==> inputs of run a <==
==> flow/design.v <==
module alu #(
	parameter DATA_WIDTH = 32,
	parameter INST_WIDTH = 4
)(
	input                   i_clk,
	input                   i_rst_n,
	input  [DATA_WIDTH-1:0] i_data_a,
	input  [DATA_WIDTH-1:0] i_data_b,
	input  [INST_WIDTH-1:0] i_inst,
	input                   i_valid,
	output [DATA_WIDTH-1:0] o_data,
	output                  o_overflow,
	output                  o_valid
);
	reg [DATA_WIDTH - 1:0] o_data_r, o_data_w;
	reg o_overflow_r, o_overflow_w;
	reg o_valid_r, o_valid_w;
	reg [2 * DATA_WIDTH - 1:0] o_mul_temp;
	integer i;
	assign o_data = o_data_r;
	assign o_overflow = o_overflow_r;
	assign o_valid = o_valid_r;
	always @(*) begin
		if (i_valid) begin
			case (i_inst)
				4'd0: begin
					o_data_w = i_data_a + i_data_b;
					if (i_data_a[DATA_WIDTH - 1] && i_data_b[DATA_WIDTH - 1] && ~o_data_w[DATA_WIDTH - 1]) begin
						o_overflow_w = 1;
					end
					else if (~i_data_a[DATA_WIDTH - 1] && ~i_data_b[DATA_WIDTH - 1] && o_data_w[DATA_WIDTH - 1]) begin
						o_overflow_w = 1;
					end
					else begin
						o_overflow_w = 0;
					end
					o_valid_w = 1;
				end
				4'd1: begin
					o_data_w = i_data_a - i_data_b;
					if (~i_data_a[DATA_WIDTH - 1] && i_data_b[DATA_WIDTH - 1] && o_data_w[DATA_WIDTH - 1]) begin
						o_overflow_w = 1;
					end
					else if (i_data_a[DATA_WIDTH - 1] && ~i_data_b[DATA_WIDTH - 1] && ~o_data_w[DATA_WIDTH - 1]) begin
						o_overflow_w = 1;
					end
					else begin
						o_overflow_w = 0;
					end
					o_valid_w = 1;
				end
				4'd2: begin
					o_data_w = i_data_a * i_data_b;
					if ((i_data_a[DATA_WIDTH - 1] == i_data_b[DATA_WIDTH - 1]) && o_data_w[DATA_WIDTH - 1]) begin
						o_overflow_w = 1;
					end
					else if ((i_data_a[DATA_WIDTH - 1] != i_data_b[DATA_WIDTH - 1]) && ~o_data_w[DATA_WIDTH - 1]) begin
						o_overflow_w = 1;
					end
					else begin
						o_overflow_w = 0;
					end
					o_valid_w = 1;
				end
				4'd3: begin
					if (~i_data_a[DATA_WIDTH - 1] && i_data_b[DATA_WIDTH - 1]) begin
						o_data_w = i_data_a;
					end
					else if (i_data_a[DATA_WIDTH - 1] && ~i_data_b[DATA_WIDTH - 1]) begin
						o_data_w = i_data_b;
					end
					else if (i_data_a > i_data_b) begin
						o_data_w = i_data_a;
					end
					else begin
						o_data_w = i_data_b;
					end
					o_overflow_w = 0;
					o_valid_w = 1;
				end
				4'd4: begin
					if (~i_data_a[DATA_WIDTH - 1] && i_data_b[DATA_WIDTH - 1]) begin
						o_data_w = i_data_b;
					end
					else if (i_data_a[DATA_WIDTH - 1] && ~i_data_b[DATA_WIDTH - 1]) begin
						o_data_w = i_data_a;
					end
					else if (i_data_a < i_data_b) begin
						o_data_w = i_data_a;
					end
					else begin
						o_data_w = i_data_b;
					end
					o_overflow_w = 0;
					o_valid_w = 1;
				end
				4'd5: begin
					{o_overflow_w, o_data_w} = i_data_a + i_data_b;
					o_valid_w = 1;
				end
				4'd6: begin
					o_data_w = i_data_a - i_data_b;
					if (i_data_a < i_data_b) begin
						o_overflow_w = 1;
					end
					else begin
						o_overflow_w = 0;
					end
					o_valid_w = 1;
				end
				4'd7: begin
					o_mul_temp = i_data_a * i_data_b;
					o_overflow_w = 0;
					for (i = DATA_WIDTH; i < 2 * DATA_WIDTH; i = i + 1) begin
						if (o_mul_temp[i]) begin
							o_overflow_w = 1;
						end
					end
					o_data_w = o_mul_temp[DATA_WIDTH - 1:0];
					o_valid_w = 1;
				end
				4'd8: begin
					if (i_data_a > i_data_b) begin
						o_data_w = i_data_a;
					end
					else begin
						o_data_w = i_data_b;
					end
					o_overflow_w = 0;
					o_valid_w = 1;
				end
				4'd9: begin
					if (i_data_a < i_data_b) begin
						o_data_w = i_data_a;
					end
					else begin
						o_data_w = i_data_b;
					end
					o_overflow_w = 0;
					o_valid_w = 1;
				end
				4'd10: begin
					o_data_w = i_data_a & i_data_b;
					o_overflow_w = 0;
					o_valid_w = 1;
				end
				4'd11: begin
					o_data_w = i_data_a | i_data_b;
					o_overflow_w = 0;
					o_valid_w = 1;
				end
				4'd12: begin
					o_data_w = (i_data_a & ~i_data_b) | (~i_data_a & i_data_b);
					o_overflow_w = 0;
					o_valid_w = 1;
				end
				4'd13: begin
					o_data_w = ~i_data_a;
					o_overflow_w = 0;
					o_valid_w = 1;
				end
				4'd14: begin
					for (i = 0; i < DATA_WIDTH; i = i + 1) begin
						o_data_w[i] = i_data_a[DATA_WIDTH - 1 - i];
					end
					o_overflow_w = 0;
					o_valid_w = 1;
				end
				default: begin
					o_overflow_w = 0;
					o_data_w = 0;
					o_valid_w = 1;
				end
			endcase
		end
		else begin
			o_overflow_w = 0;
			o_data_w = 0;
			o_valid_w = 0;
		end
	end
	always @(posedge i_clk or negedge i_rst_n) begin
		if (~i_rst_n) begin
			o_data_r <= 0;
			o_overflow_r <= 0;
			o_valid_r <= 0;
		end
		else begin
			o_data_r <= o_data_w;
			o_overflow_r <= o_overflow_w;
			o_valid_r <= o_valid_w;
		end
	end
endmodule
==> flow/run.sh <==
#!/bin/bash
# the make line also repeats each setting of config.mk as NAME=value (left out here)
make -C /OpenROAD-flow-scripts/flow DESIGN_CONFIG=/design/flow/config.mk WORK_HOME=/design/flow/orfs CLKGATE_MAP_FILE= finish
==> flow/config.mk <==
export PLATFORM = sky130hd
export DESIGN_NAME = alu
export DESIGN_NICKNAME = alu
export VERILOG_FILES = /design/flow/design.v
export SDC_FILE = /design/flow/constraint.sdc
export NUM_CORES = 4
export LEC_CHECK = 0
export ABC_AREA = 1
export CAP_MARGIN = 20
export CELL_PAD_IN_SITES_GLOBAL_PLACEMENT = 1
export CORE_MARGIN = 7
export CORE_UTILIZATION = 22
export CTS_CLUSTER_DIAMETER = 331
export CTS_CLUSTER_SIZE = 95
export GPL_TIMING_DRIVEN = 0
export PLACE_DENSITY_LB_ADDON = 0.29
export SETUP_SLACK_MARGIN = -0.61
export SLEW_MARGIN = 5
export TNS_END_PERCENT = 25
==> flow/constraint.sdc <==
create_clock -name core_clock -period 12.9 [get_ports {i_clk}]
set_input_delay 2.5800 -clock core_clock [delete_from_list [all_inputs] [get_ports {i_clk}]]
set_output_delay 2.5800 -clock core_clock [all_outputs]
set_load 0.01 [all_outputs]
==> inputs of run b, as changes to run a <==
- ABC_AREA: 1 -> not set
- CELL_PAD_IN_SITES_GLOBAL_PLACEMENT: 1 -> not set
- CORE_MARGIN: 7 -> 2
- CORE_UTILIZATION: 22 -> 71
- CTS_CLUSTER_DIAMETER: 331 -> not set
- CTS_CLUSTER_SIZE: 95 -> not set
- GPL_TIMING_DRIVEN: 0 -> not set
- HOLD_SLACK_MARGIN: not set -> -0.09
- PLACE_DENSITY_LB_ADDON: 0.29 -> not set
- SETUP_SLACK_MARGIN: -0.61 -> 1.32
- SLEW_MARGIN: 5 -> 20
- TNS_END_PERCENT: 25 -> not set
==> flow/constraint.sdc (replaced) <==
create_clock -name core_clock -period 10.5 [get_ports {i_clk}]
set_input_delay 2.1000 -clock core_clock [delete_from_list [all_inputs] [get_ports {i_clk}]]
set_output_delay 2.1000 -clock core_clock [all_outputs]
set_load 0.01 [all_outputs]
==> inputs of run c, as changes to run a <==
- ABC_AREA: 1 -> not set
- CELL_PAD_IN_SITES_GLOBAL_PLACEMENT: 1 -> 0
- CORE_MARGIN: 7 -> 3
- CORE_UTILIZATION: 22 -> 72
- CTS_CLUSTER_DIAMETER: 331 -> 33
- CTS_CLUSTER_SIZE: 95 -> 37
- GPL_TIMING_DRIVEN: 0 -> 1
- PLACE_DENSITY_LB_ADDON: 0.29 -> 0.23
==> flow/constraint.sdc (replaced) <==
create_clock -name core_clock -period 10.9 [get_ports {i_clk}]
set_input_delay 2.1800 -clock core_clock [delete_from_list [all_inputs] [get_ports {i_clk}]]
set_output_delay 2.1800 -clock core_clock [all_outputs]
set_load 0.01 [all_outputs]
==> results <==
metric                                                             run b                             run a                  run c
Peak fanout along the critical path                                    -                                10                     10
Compound Share, Synth                                              12.5%                             9.21%                  12.5%
Cells after Synth                                                   4961                              6751                   4961
Max-area cell share                                                44.8%                             39.2%                  44.8%
Area fraction in mux cells                                        0.256%                                0%                 0.256%
Flip-flops                                                             -                                34                     34
Cell total after placement                                          6003                              9666                   5813
Max_slew headroom                                                      -                             14.8%                  20.4%
Result of the run                                         did not finish          timing/DRC/antenna clean        failed layout checks
Stage where the flow stopped                                     5_1_grt                                 -                      -
Reasons for failing layout checks                                      -                                 -   negative setup slack
Final clock-cell share                                                 -                            0.379%                 0.380%
Category of the worst setup path launch point                          -                        input port             input port
Final antenna diode count                                              -                                 2                      2
Setup slack after layout                                               -                            665 ps                -398 ps
Transition time of the tightest slew-check pin                         -                           1280 ps                1180 ps
Cell type of the slowest stage on the worst timing path                -  sky130_fd_sc_hd__clkdlybuf4s50_1  sky130_fd_sc_hd__fa_1
Violation count after the first detailed-route iteration               -                              4360                   6263
